Setup of v48:
## HandwashSensor
module HandwashSensor(
    input clk,
    input reset,
    input acceptLeftHandDistance,
    input [15:0] leftHandDistance,
    input acceptLeftHandGain,
    input [7:0] leftHandGain,
    input acceptRightHandDistance,
    input [15:0] rightHandDistance,
    input acceptRightHandGain,
    input [7:0] rightHandGain,
    output waterOn
);
Size: about 80 flip-flops, ~11,000 um2 of cells after synthesis.
clock: 4.24 ns
lec_check: 0
abc_area: 1
cap_margin: 0
core_margin: 2
core_utilization: 72
cts_cluster_diameter: 400
cts_cluster_size: 96
setup_slack_margin: 0.64
slew_margin: 20
tns_end_percent: 10
run.sh (not shown) runs the stock make flow with config.mk's settings and CLKGATE_MAP_FILE=.
> inputs changed (v48 -> v29)
- CAP_MARGIN: 0 -> 20
- TNS_END_PERCENT: 10 -> unset
- PLACE_DENSITY: unset -> 0.43
- ABC_AREA: 1 -> unset
- CTS_CLUSTER_DIAMETER: 400 -> unset
- SETUP_SLACK_MARGIN: 0.64 -> unset
- CORE_UTILIZATION: 72 -> 64
- CTS_CLUSTER_SIZE: 96 -> unset
- the clock period (ns, I/O delays scaled along): 4.24 -> 6.03
Results
- Between v48 and v29, the yosys synthesis chip area is higher for v48.
- Delta (v29 minus v48): sequential cell area lost about 4%; transition at the pin with the smallest max-transition slack picked up an extra 130 ps; number of rows in the core area picked up an extra 1.
- Higher area of the placeable core goes to v29 over v48.
- v48 -> v29: final instance area decreased by more than 10%
- Relative to v48, routed wire length decreased by 7.2 mm in v29.
Edits applied to the flow inputs when going from v29 to v10:
- changing PLACE_DENSITY from 0.43 to 0.41
- setting CTS_CLUSTER_SIZE to 97 for the first time
- changing CORE_UTILIZATION from 64 to 72
- changing the clock period (ns, I/O delays scaled along) from 6.03 to 9.73
Diff v29 -> v10: internal power decreased by 36% relative to the old numbers, clock transition time at the flip-flop clock pins of the worst setup and hold paths closely matched the old numbers, worst hold slack picked up an extra 9.4 ps, met2 wirelength from detailed routing increased by about 4% relative to the old numbers. Between v10 and v29, the final worst-path setup slack is lower for v29. Looking at routed wire length across v10 and v29, the one that comes out higher is v10. Compared with v29, in v10 clock share of power now sits higher; clock network contribution to total cell area comparable; shortest clock period the worst path allows after layout has increased.
## Diff of input files: v44 against v10
- CTS_CLUSTER_DIAMETER: unset -> 98
- CTS_CLUSTER_SIZE: 97 -> 21
- PLACE_DENSITY: 0.41 -> 0.8
- the clock period (ns, I/O delays scaled along): 9.73 -> 4.4
[summary]
From the logs: v44 reached the end of the flow and failed the layout checks with capacitance limit, slew limit, setup timing. v44 against v10: cell count climbed about 12%; portion of total power attributed to combinational logic moved up; insertion delay at the late pin of the worst-skew pair increased by 20 ps relative to the old numbers; post-layout period usage of the worst path went up 61 points; switching share of total power now larger. v10 -> v44: peak supply drop increased by more than 100%. Maximum fanout count along the critical path was lower in the run labelled v44.
Changes in v21 relative to v44:
- CORE_UTILIZATION: 72 -> 67
- CTS_CLUSTER_SIZE: 21 -> unset
- PLACE_DENSITY: 0.8 -> unset
--- outcome ---
The final report for v21 shows a completed flow and a layout that fails verification, specifically setup timing.
Lower met3 demand-to-capacity share in global routing among v21 and v44: v21
Against v44, v21 reports a utilization that is lower.
Compared with v44, v21 shows worst setup slack higher by 440 ps.
v21 reports a lower power than v44 does.
Looking at detailed-route wire length across v21 and v44, the one that comes out lower is v21.
Here is what was changed in the inputs of v52 compared with v21.
- a deleted CTS_CLUSTER_DIAMETER that had been 98
- an added ABC_AREA of 1
- a change of the clock period (ns, I/O delays scaled along) from 4.4 to 4.46
==> comparison <==
v52: PASS, flow complete, no timing, DRC or antenna violations. Lower number of optimization iterations in the first detailed-route pass among v21 and v52: v21. Post-synthesis share of cell area spent on and-or and or-and gates, v21 and v52, higher one = v52. From v21 to v52 the numbers moved as follows: via count of the first global-routing pass went up by 13%; cell total after placement went up by 368. Via count (v52 over v21): increase, 1,163. Global-route usage ended up 0.43 points lower on v52 than on v21. | final critical path time including I/O delays and setup | lower: v52 |.

* * *

Setup of onyx:
Starting RTL as in the previous note.
Settings: LEC_CHECK=0, ABC_AREA=1, CAP_MARGIN=20, CELL_PAD_IN_SITES_DETAIL_PLACEMENT=1, CORE_ASPECT_RATIO=1.17, CORE_MARGIN=10, CORE_UTILIZATION=35, CTS_CLUSTER_SIZE=78, GPL_ROUTABILITY_DRIVEN=0, GPL_TIMING_DRIVEN=0, MAX_ROUTING_LAYER=met4, PLACE_DENSITY_LB_ADDON=0.14, SLEW_MARGIN=5; clock period 7.0 ns.
What xenon does differently from onyx at the input level:
Settings: changing CORE_MARGIN from 10 to 8; changing CORE_ASPECT_RATIO from 1.17 to 0.5; changing CORE_UTILIZATION from 35 to 67; removing PLACE_DENSITY_LB_ADDON (formerly 0.14); removing GPL_TIMING_DRIVEN (formerly 0); removing ABC_AREA (formerly 1); changing SLEW_MARGIN from 5 to 20; removing CELL_PAD_IN_SITES_DETAIL_PLACEMENT (formerly 1); removing GPL_ROUTABILITY_DRIVEN (formerly 0); setting TNS_END_PERCENT to 15 for the first time; removing CTS_CLUSTER_SIZE (formerly 78); removing MAX_ROUTING_LAYER (formerly met4).
Results
Summary of xenon over onyx: synthesized area per cell now sits higher, portion of total power attributed to combinational logic fell by 16 points. Between onyx and xenon, the flow reports via count decreasing by more than 10%. Compared with onyx, xenon shows a higher least setup slack across all paths after layout. Of xenon and onyx, the run reporting the higher routed length per placed instance was xenon. Of the two values seen for highest-power group, combinational cells was produced by onyx and sequential cells by xenon. Compared with onyx, xenon shows a relative contribution of the clock network to total power that is 7.3 points higher.
The inputs of indigo differ from those of xenon as listed below.
Settings: setting CTS_CLUSTER_SIZE to 17 for the first time; setting CTS_CLUSTER_DIAMETER to 109 for the first time; setting PLACE_DENSITY_LB_ADDON to 0.0 for the first time; changing CORE_UTILIZATION from 67 to 40.
==> comparison <==
Diff indigo..xenon | clock latency on the worst-skew pair | negligible. NOTE post-detailed-routing wire length xenon->indigo increased by a little under 10%. Detailed route, indigo vs xenon: via total lower for indigo.
Inputs modified between indigo and lagoon:
Settings: swapping 8 for 10 in CORE_MARGIN; putting PLACE_DENSITY at 0.53 where nothing was set; clearing PLACE_DENSITY_LB_ADDON, which used to be 0.0; clearing CTS_CLUSTER_SIZE, which used to be 17; clearing TNS_END_PERCENT, which used to be 15; clearing CORE_ASPECT_RATIO, which used to be 0.5; putting HOLD_SLACK_MARGIN at 0.29 where nothing was set; clearing CTS_CLUSTER_DIAMETER, which used to be 109.
Results
- Between indigo and lagoon, the portion of the layout cell area used by non-clock buffers does not differ in any meaningful way.
- Comparing lagoon with indigo, the fraction of area in registers came out essentially unchanged.
- Total power: lagoon above indigo
- In the flow results for indigo and lagoon, the clock-buffer cell count is smaller on lagoon.
- Status: static power due to leakage parity (lagoon, indigo)
- Looking at maximum frequency, lagoon sits about 1.2% higher than indigo does.
- Between indigo and lagoon, last weighted congestion value of the routability-driven placer is higher for lagoon, indigo comes in under that.
Relative to lagoon, the following input files were edited for willow:
Settings: clearing PLACE_DENSITY, which used to be 0.53; swapping 10 for 2 in CORE_MARGIN; clearing HOLD_SLACK_MARGIN, which used to be 0.29.
[summary]
- willow: all stages complete, timing, DRC and antenna checks passed
- Higher combinational group share of total power among willow and lagoon: willow
- Against lagoon, willow comes in 0.032 ns lower on worst-margin pin slew.
- Looking at willow and lagoon, the placer congestion estimate is a wash.
- Placement-stage worst setup slack for willow: 0.0074 ns up relative to lagoon
- willow vs lagoon — overall die area dropped by more than 10%
- Of willow and lagoon, it is willow that has the higher power share of the sequential group.
- On post-route cell area, lagoon tracks willow almost exactly.
Modified inputs, fjord compared to willow
Settings: CORE_MARGIN changed from 2 to 8; CORE_UTILIZATION changed from 40 to 57; ABC_AREA newly set to 1; SETUP_SLACK_MARGIN newly set to 1.77; TNS_END_PERCENT newly set to 15; CORE_ASPECT_RATIO newly set to 0.5.
Results
Via count of the first global-routing pass grows by more than a quarter when moving from willow to fjord.
| width of the chip | fjord vs willow | about 30% higher |
Compared with willow, fjord shows a higher synthesized net count.
Diff willow -> fjord | portion of the layout cell area used by non-clock buffers | decrease of 0.19 points

* * *

HandwashSensor again, from the RTL that the note above started with.
Settings: LEC_CHECK=0, CAP_MARGIN=35, CORE_ASPECT_RATIO=0.76, CORE_MARGIN=2, CORE_UTILIZATION=58, CTS_CLUSTER_SIZE=78, GPL_ROUTABILITY_DRIVEN=1, GPL_TIMING_DRIVEN=1, MAX_ROUTING_LAYER=met5, PLACE_DENSITY_LB_ADDON=0.08, SETUP_SLACK_MARGIN=-0.35, SLEW_MARGIN=30, TNS_END_PERCENT=20; clock period 4.51 ns.
The first run completed, yet does not pass: negative setup slack.
==> next run, changes <==
Settings changed: CORE_ASPECT_RATIO 0.76 to 1.95, CORE_UTILIZATION 58 to 35, CTS_CLUSTER_DIAMETER from default to 392, CTS_CLUSTER_SIZE 78 to 98, GPL_ROUTABILITY_DRIVEN 1 to 0, SLEW_MARGIN 30 to 0.
Clock period 4.51 ns to 5.46 ns, I/O delays scaled along.
Result: The changed run finished with timing, DRC and antenna clean. Synthesized cell count stays the same. Sequential share of layout area went up by 0.60 points. Power went down by 16%. Flip-flop count does not change. Wire length went up by 13%. Core utilization went down by 30 points. Design area went down by 4.8%. Worst setup slack improves by 0.55 ns.
==> next run, changes <==
Settings changed: CORE_ASPECT_RATIO 1.95 to 0.76, CORE_UTILIZATION 35 to 72, CTS_CLUSTER_DIAMETER 392 to 47, CTS_CLUSTER_SIZE 98 to 78, GPL_ROUTABILITY_DRIVEN 0 to 1, PLACE_DENSITY from default to 0.66, PLACE_DENSITY_LB_ADDON 0.08 to default, SLEW_MARGIN 0 to 30.
Clock period 5.46 ns to 4.51 ns, I/O delays scaled along.
After rerunning:
- The new run ran to the end with violations: negative setup slack
- final area went up by 5.3%
- synthesized cell count is unchanged
- flip-flop count is unchanged
==> next run, changes <==
Settings changed: CORE_ASPECT_RATIO 0.76 to 0.53, SETUP_SLACK_MARGIN -0.35 to 1.28.
The changed run produced a layout that fails on negative setup slack.
Register-to-register slack is worse by 0.02 ns.
Fmax decreases slightly.
Non-clock buffer count decreases by 4.
Combinational power increases by about a fifth.
Sequential power increases by a few percent.
Critical path depth increases by 2.
Sequential cell count does not change.
==> next run, changes <==
Settings changed: CORE_ASPECT_RATIO 0.53 to 0.93, SETUP_SLACK_MARGIN 1.28 to -0.35, TNS_END_PERCENT 20 to 90.
Clock period 4.51 ns to 4.12 ns, I/O delays scaled along.
Outcome: The new run produced a layout that fails on negative setup slack. Die area went down slightly. Critical path depth falls by 2. Non-clock buffer count went up by 81. Power is higher by about a fifth. Area after synthesis is unchanged. Sequential power goes up by a few percent. Clock power increases by about a fifth. Setup slack is worse by 0.55 ns.
==> next run, changes <==
Settings changed: CORE_ASPECT_RATIO 0.93 to 0.5, CORE_UTILIZATION 72 to 55, CTS_CLUSTER_DIAMETER 47 to 361, GPL_ROUTABILITY_DRIVEN 1 to 0, PLACE_DENSITY 0.66 to default, PLACE_DENSITY_LB_ADDON from default to 0.08, SLEW_MARGIN 30 to 0, TNS_END_PERCENT 90 to 20.
Clock period 4.12 ns to 5.46 ns, I/O delays scaled along.
What happened: This time the run completed without violations. Synthesized area is unchanged. Routed wire length fell by 40%. Global-route usage fell by 14 points. Sequential power fell by about 23%. Final cell count fell by 7.7%.

* * *

## harbor
HandwashSensor again, from the RTL that the note above started with.
==> flow/design.v (excerpt) <==
module HandwashSensor(
    input clk,
    input reset,
    input acceptLeftHandDistance,
    input [15:0] leftHandDistance,
    input acceptLeftHandGain,
    input [7:0] leftHandGain,
    input acceptRightHandDistance,
    input [15:0] rightHandDistance,
    input acceptRightHandGain,
    input [7:0] rightHandGain,
    output waterOn
);
clock: 4.56 ns
lec_check: 0
abc_area: 0
cap_margin: 20
core_margin: 4
core_utilization: 54
cts_cluster_diameter: 25
gpl_timing_driven: 0
max_routing_layer: met5
place_density: 0.56
slew_margin: 30
tns_end_percent: 35
harbor completed end to end; final checks failed (negative setup slack).
diff inputs: harbor => sierra
Settings: PLACE_DENSITY removed (was 0.56); ABC_AREA removed (was 0); CORE_UTILIZATION changed from 54 to 48; MAX_ROUTING_LAYER removed (was met5); GPL_TIMING_DRIVEN removed (was 0); CTS_CLUSTER_DIAMETER removed (was 25); SLEW_MARGIN changed from 30 to 20; CORE_MARGIN changed from 4 to 2; TNS_END_PERCENT removed (was 35); the clock period (ns, I/O delays scaled along) changed from 4.56 to 5.18.
==> results <==
Looking at the reports, sierra completed the entire flow and the layout it produced met the timing, design-rule and antenna checks. Looking at die size, sierra sits 6.1% above harbor. Against harbor, sierra reports a met1 usage that is lower. sierra: overall routed net length 10% below harbor. The lower via count of sierra and harbor is in sierra. sierra vs harbor — cell area dropped about 6%. In the metrics for sierra and harbor, the one carrying the lower number of non-clock buffers in the layout is sierra. In the flow results for sierra and harbor, the final worst-path setup slack is larger on sierra. Met3 capacity usage during global routing in sierra vs harbor: down 0.78 points.
Edits applied to the flow inputs when going from sierra to pepper:
Settings: swapping 48 for 40 in CORE_UTILIZATION.
==> comparison <==
Routed wire length was higher in sierra than in pepper. Taking pepper as 1.0, sierra lands at 0.907 on maximum resistive drop on vdd. Per the comparison of pepper with sierra, fraction of area in registers held, power in combinational cells was more or less identical, design internal power decreased about 2.8%. Per the comparison of pepper with sierra, wire length of the first global-routing pass lower, via count of the first global-routing pass decreased 213, met2 track demand over resource lower. Comparing sierra against pepper, there is no change at all in synthesized cell count. When pepper is set beside sierra, its maximum number of pins on one net before global-route repair turns out to be 5 smaller.

* * *

## lane 1
The RTL this note starts from:
==> flow/design.v <==
module HandwashSensor(
    input clk,
    input reset,
    input acceptLeftHandDistance,
    input [15:0] leftHandDistance,
    input acceptLeftHandGain,
    input [7:0] leftHandGain,
    input acceptRightHandDistance,
    input [15:0] rightHandDistance,
    input acceptRightHandGain,
    input [7:0] rightHandGain,
    output waterOn
);
reg [15:0] leftHandDistanceHeld;
 always@(posedge clk)  begin
     if(reset)
         leftHandDistanceHeld <= 0;
     else if(acceptLeftHandDistance)
         leftHandDistanceHeld <= leftHandDistance;
     else
         leftHandDistanceHeld <= leftHandDistanceHeld;
 end
reg [7:0] leftHandGainHeld;
 always@(posedge clk)  begin
     if(reset)
         leftHandGainHeld <= 0;
     else if(acceptLeftHandGain)
         leftHandGainHeld <= leftHandGain;
     else
         leftHandGainHeld <= leftHandGainHeld;
 end
reg [15:0] rightHandDistanceHeld;
 always@(posedge clk)  begin
     if(reset)
         rightHandDistanceHeld <= 0;
     else if(acceptRightHandDistance)
         rightHandDistanceHeld <= rightHandDistance;
     else
         rightHandDistanceHeld <= rightHandDistanceHeld;
 end
reg [7:0] rightHandGainHeld;
 always@(posedge clk)  begin
     if(reset)
         rightHandGainHeld <= 0;
     else if(acceptRightHandGain)
         rightHandGainHeld <= rightHandGain;
     else
         rightHandGainHeld <= rightHandGainHeld;
 end
wire [15:0] leftHand;
 wire [23:0] leftHandDistanceHeld_Mult_leftHandGainHeld;
 DSP48_AxB dsp_leftHandDistanceHeld_Mult_leftHandGainHeld(
     .CLK(clk),
     .A({ {9{1'b0}}, leftHandDistanceHeld}),
     .B({ {10{1'b0}}, leftHandGainHeld}),
     .P(leftHandDistanceHeld_Mult_leftHandGainHeld)
 );
 reg [16:0] leftHandDistanceHeld_Mult_leftHandGainHeld_ShiftR_7;
 always@(posedge clk) begin
     if(reset)
         leftHandDistanceHeld_Mult_leftHandGainHeld_ShiftR_7 <= 0;
     else
         leftHandDistanceHeld_Mult_leftHandGainHeld_ShiftR_7 <= leftHandDistanceHeld_Mult_leftHandGainHeld >> 7;
 end
 assign leftHand = leftHandDistanceHeld_Mult_leftHandGainHeld_ShiftR_7;
wire [15:0] rightHand;
 wire [23:0] rightHandDistanceHeld_Mult_rightHandGainHeld;
 DSP48_AxB dsp_rightHandDistanceHeld_Mult_rightHandGainHeld(
     .CLK(clk),
     .A({ {9{1'b0}}, rightHandDistanceHeld}),
     .B({ {10{1'b0}}, rightHandGainHeld}),
     .P(rightHandDistanceHeld_Mult_rightHandGainHeld)
 );
 reg [16:0] rightHandDistanceHeld_Mult_rightHandGainHeld_ShiftR_7;
 always@(posedge clk) begin
     if(reset)
         rightHandDistanceHeld_Mult_rightHandGainHeld_ShiftR_7 <= 0;
     else
         rightHandDistanceHeld_Mult_rightHandGainHeld_ShiftR_7 <= rightHandDistanceHeld_Mult_rightHandGainHeld >> 7;
 end
 assign rightHand = rightHandDistanceHeld_Mult_rightHandGainHeld_ShiftR_7;
parameter threshold = 1500;
assign waterOn = leftHand != 0 && rightHand != 0 && (leftHand < threshold || rightHand < threshold);
endmodule
module DSP48_AxB
   (CLK,
    A,
    B,
    P);
  input CLK;
  input [24:0]A;
  input [17:0]B;
  output [42:0]P;
assign P = A*B;
endmodule
clock: 3.5 ns
lec_check: 0
abc_area: 0
cap_margin: 0
core_margin: 2
core_utilization: 72
cts_cluster_diameter: 364
cts_cluster_size: 97
place_density: 0.41
setup_slack_margin: -0.35
slew_margin: 20
tns_end_percent: 10
The log for lane 1 ends in global routing with error GRT-0232, so the run never completed.
### lane 1 -> lane 2
# lane 1
export LEC_CHECK = 0
export ABC_AREA = 0
export CAP_MARGIN = 0
export CORE_MARGIN = 2
export CORE_UTILIZATION = 72
export CTS_CLUSTER_DIAMETER = 364
export CTS_CLUSTER_SIZE = 97
export PLACE_DENSITY = 0.41
export SETUP_SLACK_MARGIN = -0.35
export SLEW_MARGIN = 20
export TNS_END_PERCENT = 10
create_clock -name core_clock -period 3.5 [get_ports {clk}]
# lane 2
export LEC_CHECK = 0
export ABC_AREA = 1
export CAP_MARGIN = 0
export CORE_MARGIN = 2
export CORE_UTILIZATION = 72
export CTS_CLUSTER_DIAMETER = 54
export MAX_ROUTING_LAYER = met4
export SETUP_SLACK_MARGIN = 0.45
export SLEW_MARGIN = 20
create_clock -name core_clock -period 5.41 [get_ports {clk}]
## What came out
- Summary: with lane 1 as the reference, number of cells in the design after placement in lane 2 moved up by more than 10%.
- Sort lane 2 and lane 1 by area share of and/or/nand/nor cells after synthesis asc -> top: lane 1
- When lane 2 is set beside lane 1, its chip area estimate from yosys synthesis turns out to be 810 µm² larger.
- When lane 2 is measured against lane 1, its adder-cell share of the synthesized area turns out 3.0 points lower.
- What ended lane 1 was a tool error in global routing; the run never finished.
- Lane 2: full flow OK, the timing, design-rule and antenna checks passed
- Synthesized area: lane 2 > lane 1
- Delta (lane 2 minus lane 1): floorplan core area increased about 9%; share of synthesized area occupied by flip-flops and latches fell 1.1 points.
Power figures rest on the tool's default switching activity, not on a simulated workload.
